// uart_top
module uart_top (
	input 		clk,    
	input 		rst_n,
	input 		uart_rx,
	output		uart_tx
);
parameter CLK_FRE 		= 50;
parameter UART_RATE 	= 115200;
localparam SEND = 2'd0, WAIT = 2'd1;
reg [1:0] state;
reg  [31:0] wait_cnt;
reg  [ 7:0] send_cnt;
reg  [ 7:0] send_data;
reg  	    send_en;
wire [ 7:0] recv_data;
wire 		recv_en;
wire 		send_busy;
parameter 	ENG_NUM  = 9; 
parameter 	CHE_NUM  = 2; 
parameter 	DATA_NUM = CHE_NUM * 3 + ENG_NUM;  
wire [ DATA_NUM * 8 - 1:0] char_data = {8'hE4,8'hBD,8'hA0,8'hE5,8'hA5,8'hBD,"  World","\r\n"};
wire [ 7:0] char_byte = (send_cnt < DATA_NUM) ? char_data[ (DATA_NUM - 1 - send_cnt) * 8 +: 8] : 8'h00;
always@(posedge clk)
	if(!rst_n)begin
		state 		<= SEND;
		wait_cnt 	<= 0;
		send_cnt 	<= 0;
		send_en 	<= 'b0;
	end
	else
	case(state)
		SEND:begin  
			if(send_cnt == DATA_NUM + 1)begin 
				send_en 	<= 'b0;
				send_cnt 	<=  0;
				state 		<= WAIT;
			end
			else if(!send_busy)begin
				send_en 	<= 'b1;
				send_data 	<= char_byte;
				send_cnt 	<= send_cnt + 1;
			end
		end
		WAIT: 
			if(wait_cnt == CLK_FRE * 1000_000)begin 
				wait_cnt <= 0;
				state <= SEND;
			end
			else begin
				send_en <= recv_en;
				send_data <= recv_data;
				wait_cnt <= wait_cnt + 1;
			end
	endcase
uart_tx #(
	.CLK_FRE 	(CLK_FRE 	),
	.UART_RATE 	(UART_RATE 	)
	)uart_tx_m0(
	.clk 		(clk 		),
	.rst_n 		(rst_n 		),
	.send_en 	(send_en 	),
	.send_busy 	(send_busy 	),
	.send_data 	(send_data 	),
	.tx_pin 	(uart_tx 	)
	);
uart_rx #(
	.CLK_FRE 	(CLK_FRE 	),
	.UART_RATE 	(UART_RATE 	)
	)uart_rx_m0(
	.clk 		(clk 		),
	.rst_n 		(rst_n 		),
	.recv_en 	(recv_en 	),
	.recv_data 	(recv_data 	),
	.rx_pin 	(uart_rx 	)
	);
endmodule
Size: ~590 cells after synthesis, about 4 I/O pins, roughly 5500 sq um of cells after synthesis.
clock: 11.4 ns
lec_check: 0
cap_margin: 20
core_margin: 2
core_utilization: 72
cts_cluster_diameter: 398
cts_cluster_size: 99
slew_margin: 20
run.sh (not shown) runs the stock make flow with config.mk's settings and CLKGATE_MAP_FILE=.
Change:
- CORE_UTILIZATION: 72 -> 60
- CTS_CLUSTER_DIAMETER: 398 -> not set
- CTS_CLUSTER_SIZE: 99 -> not set
Result:
- worst setup slack loses 0.18 ns
- die area climbs by about a fifth
- sequential share of layout area climbs by 0.11 points
- clock-buffer cell count drops by 1
- combinational power hardly moves
- power drops by a few percent
- synthesized cell count stays the same
- sequential power stays flat
- maximum frequency drops by a few percent
Change:
- CORE_UTILIZATION: 60 -> 72
- SETUP_SLACK_MARGIN: not set -> 0.93
- clock period: 11.4 -> 3.23 ns (I/O delays scaled with it)
Effect: Via count came out higher by 5.7%. Power came out higher to 3.8 times its value. Non-clock buffer count came out higher by 3. Die area came out lower by 16%. Clock skew came out higher by 0.0071 ns. Core utilization came out higher by 15 points. Synthesized area stays the same.

---

The RTL this note starts from:
==> flow/design.v <==
module uart_rx#(
	parameter CLK_FRE 	= 50,
	parameter UART_RATE = 115200
	) (
	input 				clk,    
	input 				rst_n,
	output 	 			recv_en,	
	output reg 	[ 7:0] 	recv_data,	
	input 				rx_pin 
);
parameter  RATE_CNT = (CLK_FRE * 1000_000 / UART_RATE) - 1;
reg [10:0] clk_cnt;
localparam WAIT = 2'd0, START = 2'd1, RECV = 2'd2, STOP = 2'd3;
reg [1:0] state;
assign recv_en = clk_cnt == RATE_CNT * 3 / 2;
reg [ 7:0] recv_data_r;
reg [ 2:0] recv_cnt;
always@(posedge clk)
	if(!rst_n)begin
		state 		<= WAIT;
		clk_cnt 	<= 0;
		recv_data 	<= 0;
	end
	else
	case(state)
		WAIT:
			if(!rx_pin)begin 
				recv_cnt <= 'd0;
				state <= START;
			end
		START:begin 
			if(clk_cnt == RATE_CNT / 2)begin 
				clk_cnt <= 0;
				state <= RECV;
			end
			else
				clk_cnt <= clk_cnt + 1;
		end
		RECV:begin 
			if(clk_cnt == RATE_CNT)begin 
				clk_cnt <= 0;
				recv_data_r[recv_cnt] <= rx_pin;
				recv_cnt <= recv_cnt + 1;
				state <= (recv_cnt == 7 )?STOP : RECV ;
			end
			else
				clk_cnt <= clk_cnt + 1;
		end
		STOP:begin 
			recv_data <= recv_data_r;
			if(clk_cnt == RATE_CNT * 3 / 2)begin 
				clk_cnt <= 0;
				state <= WAIT;
			end
			else 
				clk_cnt <= clk_cnt + 1;
		end
	endcase
endmodule
module uart_tx#(
	parameter CLK_FRE 	= 50,
	parameter UART_RATE = 115200
	) (
	input 				clk,    
	input 				rst_n,
	input 				send_en ,	
	output 	 			send_busy ,	
	input 		[ 7:0] 	send_data ,	
	output reg 			tx_pin
);
parameter  RATE_CNT = (CLK_FRE * 1000_000 / UART_RATE) - 1;
reg [10:0] clk_cnt;
localparam WAIT = 2'd0, START = 2'd1, SEND = 2'd2, STOP = 2'd3;
reg [1:0] state;
assign send_busy = state != WAIT;
reg [ 7:0] send_data_r;
reg [ 2:0] send_cnt;
always@(posedge clk)
	if(!rst_n)begin
		state 	<= WAIT;
		clk_cnt <= 0;
		tx_pin 	<= 1;
	end
	else
	case(state)
		WAIT:
			if(send_en)begin 
				send_data_r <= send_data;
				send_cnt <= 'd0;
				state <= START;
			end
		START:begin 
			tx_pin <= 0;
			if(clk_cnt == RATE_CNT)begin 
				clk_cnt <= 0;
				state <= SEND;
			end
			else
				clk_cnt <= clk_cnt + 1;
		end
		SEND:begin 
			tx_pin <= send_data_r[send_cnt];
			if(clk_cnt == RATE_CNT)begin 
				clk_cnt <= 0;
				send_cnt <= send_cnt + 1;
				state <= (send_cnt == 7 )?STOP : SEND ;
			end
			else
				clk_cnt <= clk_cnt + 1;
		end
		STOP:begin 
			tx_pin <= 1;
			if(clk_cnt == RATE_CNT)begin 
				clk_cnt <= 0;
				state <= WAIT;
			end
			else
				clk_cnt <= clk_cnt + 1;
		end
	endcase
endmodule
module uart_top (
	input 		clk,    
	input 		rst_n,
	input 		uart_rx,
	output		uart_tx
);
parameter CLK_FRE 		= 50;
parameter UART_RATE 	= 115200;
localparam SEND = 2'd0, WAIT = 2'd1;
reg [1:0] state;
reg  [31:0] wait_cnt;
reg  [ 7:0] send_cnt;
reg  [ 7:0] send_data;
reg  	    send_en;
wire [ 7:0] recv_data;
wire 		recv_en;
wire 		send_busy;
parameter 	ENG_NUM  = 9; 
parameter 	CHE_NUM  = 2; 
parameter 	DATA_NUM = CHE_NUM * 3 + ENG_NUM;  
wire [ DATA_NUM * 8 - 1:0] char_data = {8'hE4,8'hBD,8'hA0,8'hE5,8'hA5,8'hBD,"  World","\r\n"};
wire [ 7:0] char_byte = (send_cnt < DATA_NUM) ? char_data[ (DATA_NUM - 1 - send_cnt) * 8 +: 8] : 8'h00;
always@(posedge clk)
	if(!rst_n)begin
		state 		<= SEND;
		wait_cnt 	<= 0;
		send_cnt 	<= 0;
		send_en 	<= 'b0;
	end
	else
	case(state)
		SEND:begin  
			if(send_cnt == DATA_NUM + 1)begin 
				send_en 	<= 'b0;
				send_cnt 	<=  0;
				state 		<= WAIT;
			end
			else if(!send_busy)begin
				send_en 	<= 'b1;
				send_data 	<= char_byte;
				send_cnt 	<= send_cnt + 1;
			end
		end
		WAIT: 
			if(wait_cnt == CLK_FRE * 1000_000)begin 
				wait_cnt <= 0;
				state <= SEND;
			end
			else begin
				send_en <= recv_en;
				send_data <= recv_data;
				wait_cnt <= wait_cnt + 1;
			end
	endcase
uart_tx #(
	.CLK_FRE 	(CLK_FRE 	),
	.UART_RATE 	(UART_RATE 	)
	)uart_tx_m0(
	.clk 		(clk 		),
	.rst_n 		(rst_n 		),
	.send_en 	(send_en 	),
	.send_busy 	(send_busy 	),
	.send_data 	(send_data 	),
	.tx_pin 	(uart_tx 	)
	);
uart_rx #(
	.CLK_FRE 	(CLK_FRE 	),
	.UART_RATE 	(UART_RATE 	)
	)uart_rx_m0(
	.clk 		(clk 		),
	.rst_n 		(rst_n 		),
	.recv_en 	(recv_en 	),
	.recv_data 	(recv_data 	),
	.rx_pin 	(uart_rx 	)
	);
endmodule
export LEC_CHECK = 0
export ABC_AREA = 1
export CAP_MARGIN = 40
export CORE_ASPECT_RATIO = 0.5
export CORE_MARGIN = 2
export CORE_UTILIZATION = 72
export CTS_CLUSTER_DIAMETER = 398
export CTS_CLUSTER_SIZE = 99
export PLACE_DENSITY_LB_ADDON = 0.2
export SETUP_SLACK_MARGIN = 3.27
export SLEW_MARGIN = 20
create_clock -name core_clock -period 11.2 [get_ports {clk}]
The first run finished with timing, DRC and antenna clean.
Then changed:
- ABC_AREA: 1 -> unset
- CAP_MARGIN: 40 -> 20
- CORE_ASPECT_RATIO: 0.5 -> unset
- CTS_CLUSTER_DIAMETER: 398 -> unset
- CTS_CLUSTER_SIZE: 99 -> unset
- PLACE_DENSITY_LB_ADDON: 0.2 -> unset
- SETUP_SLACK_MARGIN: 3.27 -> unset
- clock period: 11.2 -> 5.89 ns (I/O delays scaled with it)
Wire length falls by 23%.
Combinational power rises by 26%.
Power climbs by 51%.
Design area drops by 11%.
Worst setup slack is worse by 3.9 ns.
Count of clock-buffer cells in the layout is unchanged.
Clock skew goes up by 0.0072 ns.
Clock power climbs by 20%.
Die size went down by 8.2%.
Non-clock buffer count falls by 2.
Then changed:
- clock period: 5.89 -> 10.3 ns (I/O delays scaled with it)
After rerunning: Register-to-register slack improves by 4.5 ns. Count of clock-buffer cells in the layout climbs by 1. Total power fell by 42%. Wire length barely changes. Synthesized area is unchanged. Sequential cell count is unchanged. Worst setup slack is better by 3.5 ns.
Then changed:
- CORE_UTILIZATION: 72 -> 40
- clock period: 10.3 -> 5.61 ns (I/O delays scaled with it)
After rerunning: The new run finished clean; synthesized area is unchanged; first-iteration DRC count is higher by 3.8%; design area is higher by 3.3%; synthesized cell count does not change; die size is higher by 76%; wire length is higher by 0.44%; utilization is lower by 34 points; cell count is higher by 11%; via count is lower by 2.7%; clock skew is about the same.

---

Starts from the design.v that is shown in full above.
Settings: LEC_CHECK=0, ABC_AREA=1, CAP_MARGIN=20, CORE_MARGIN=2, CORE_UTILIZATION=49, CTS_CLUSTER_DIAMETER=323, CTS_CLUSTER_SIZE=98, PLACE_DENSITY=0.39, SLEW_MARGIN=20, TNS_END_PERCENT=20; clock period 20.0 ns.
Rerun with:
- ABC_AREA: 1 -> not set
- CORE_ASPECT_RATIO: not set -> 0.55
- CORE_UTILIZATION: 49 -> 40
- CTS_CLUSTER_DIAMETER: 323 -> not set
- CTS_CLUSTER_SIZE: 98 -> not set
- PLACE_DENSITY: 0.39 -> not set
- SLEW_MARGIN: 20 -> 35
- TNS_END_PERCENT: 20 -> not set
- sequential share of layout area came out higher by 3.3 points
- power went down by 9.4%
- final area is lower by 7.9%
- worst setup slack gets better by 0.41 ns
Rerun with:
- ABC_AREA: not set -> 1
- GPL_ROUTABILITY_DRIVEN: not set -> 0
- HOLD_SLACK_MARGIN: not set -> 0.04
What happened: Clock power goes down by a few percent. Clock skew goes down by 0.0051 ns. Routed wire length goes up by about a fifth. Die area goes up by a little under a tenth. Cell area goes up by a little under a tenth. Non-clock buffer count goes down by 1. Worst hold slack is worse by 0.0035 ns.
Rerun with:
- CORE_ASPECT_RATIO: 0.55 -> not set
- CORE_UTILIZATION: 40 -> 43
- CTS_CLUSTER_DIAMETER: not set -> 323
- CTS_CLUSTER_SIZE: not set -> 98
- GPL_ROUTABILITY_DRIVEN: 0 -> not set
- HOLD_SLACK_MARGIN: 0.04 -> not set
- PLACE_DENSITY: not set -> 0.37
- SETUP_SLACK_MARGIN: not set -> 5.0
- SLEW_MARGIN: 35 -> 20
- TNS_END_PERCENT: not set -> 20
What happened:
- wire length went up by 1.9%
- design area stays flat
- setup slack degrades by 0.46 ns
- sequential power drops by about 2%
- non-clock buffer count is higher by 1
- via count fell by 0.31%
- final cell count fell by 1.1%

---

RTL: the design.v shown in full above, as it stands there.
clock: 3.12 ns
lec_check: 0
cap_margin: 20
core_aspect_ratio: 0.7
core_margin: 2
core_utilization: 72
cts_cluster_diameter: 374
cts_cluster_size: 10
max_routing_layer: met4
setup_slack_margin: 0.92
slew_margin: 20
The baseline passed the timing, DRC and antenna checks.
Change:
--- a/flow/config.mk
+++ b/flow/config.mk
@@ -8,8 +8,7 @@
 export CAP_MARGIN = 20
-export CORE_ASPECT_RATIO = 0.7
 export CORE_MARGIN = 2
 export CORE_UTILIZATION = 72
-export CTS_CLUSTER_DIAMETER = 374
-export CTS_CLUSTER_SIZE = 10
-export MAX_ROUTING_LAYER = met4
+export CTS_CLUSTER_DIAMETER = 104
+export CTS_CLUSTER_SIZE = 12
+export PLACE_DENSITY_LB_ADDON = 0.15
 export SETUP_SLACK_MARGIN = 0.92
=> Area after synthesis does not change; design area stays flat; count of clock-buffer cells in the layout went up by 3; synthesized cell count stays the same; register-to-register slack gets better by 0.02 ns; non-clock buffer count went down by 3; wire length went down by 7.7%; utilization went up by 0.47 points.
Change:
--- a/flow/config.mk
+++ b/flow/config.mk
@@ -10,5 +10,3 @@
 export CORE_UTILIZATION = 72
-export CTS_CLUSTER_DIAMETER = 104
-export CTS_CLUSTER_SIZE = 12
-export PLACE_DENSITY_LB_ADDON = 0.15
+export CTS_CLUSTER_SIZE = 10
 export SETUP_SLACK_MARGIN = 0.92
=> The changed run finished clean. Worst setup slack got worse by 0.0042 ns. Power is higher by 1.1%. Register-to-register slack hardly moves. Hold slack improved by 0.017 ns. Final cell count is higher by about 0.43%. Fmax hardly moves. Sequential share of layout area barely changes. Wire length is lower by 0.77%. Global-route usage is higher by 0.61 points. Die size does not change. Sequential cell count does not change.
Change:
--- a/flow/config.mk
+++ b/flow/config.mk
@@ -7,6 +7,8 @@
 export LEC_CHECK = 0
-export CAP_MARGIN = 20
+export CAP_MARGIN = 0
 export CORE_MARGIN = 2
 export CORE_UTILIZATION = 72
+export CTS_CLUSTER_DIAMETER = 400
 export CTS_CLUSTER_SIZE = 10
+export PLACE_DENSITY_LB_ADDON = 0.12
 export SETUP_SLACK_MARGIN = 0.92
Outcome: The new run completed without violations. Worst hold slack loses 0.018 ns. Sequential power hardly moves. Core utilization goes down by 0.15 points. Routed wire length rises by 3.8%. Design area stays flat.

---

Starts from the design.v that is shown in full above.
export LEC_CHECK = 0
export CAP_MARGIN = 0
export CORE_ASPECT_RATIO = 0.69
export CORE_MARGIN = 2
export CORE_UTILIZATION = 72
export CTS_CLUSTER_DIAMETER = 400
export CTS_CLUSTER_SIZE = 10
export PLACE_DENSITY = 0.35
export SETUP_SLACK_MARGIN = 0.92
export SLEW_MARGIN = 20
create_clock -name core_clock -period 3.12 [get_ports {clk}]
Rerun with:
Settings changed: CAP_MARGIN 0 to 20, CORE_ASPECT_RATIO 0.69 to not set, CTS_CLUSTER_DIAMETER 400 to not set, CTS_CLUSTER_SIZE 10 to 14, PLACE_DENSITY 0.35 to not set, PLACE_DENSITY_LB_ADDON set to 0.15, SETUP_SLACK_MARGIN 0.92 to 0.93.
What happened: Worst setup slack gets better by 0.12 ns; combinational power went down by 13%; register-to-register slack improves by 0.12 ns; total power is lower by about 3%; wire length fell by 11%; non-clock buffer count shrinks by 7; clock skew is about the same; core utilization barely changes; synthesized cell count is unchanged; final area goes down by about 0.8%; global-route usage went down by 2.2 points.
Rerun with:
Settings changed: CTS_CLUSTER_DIAMETER set to 104, HOLD_SLACK_MARGIN set to 0.28.
Effect: The changed run ran to the end with no violations; final cell count does not change; worst setup slack does not change; core utilization does not change; register-to-register slack is about the same; routed wire length does not change; power stays the same; global-route usage stays the same; clock-buffer cell count does not change; first-iteration DRC count stays the same; die area does not change; non-clock buffer count is unchanged.
Rerun with:
Settings changed: HOLD_SLACK_MARGIN 0.28 to 0.26.
What happened:
- critical path depth is unchanged
- wire length stays the same
- hold slack is unchanged
- fmax is unchanged
Power is estimated from default activity; no workload was simulated.
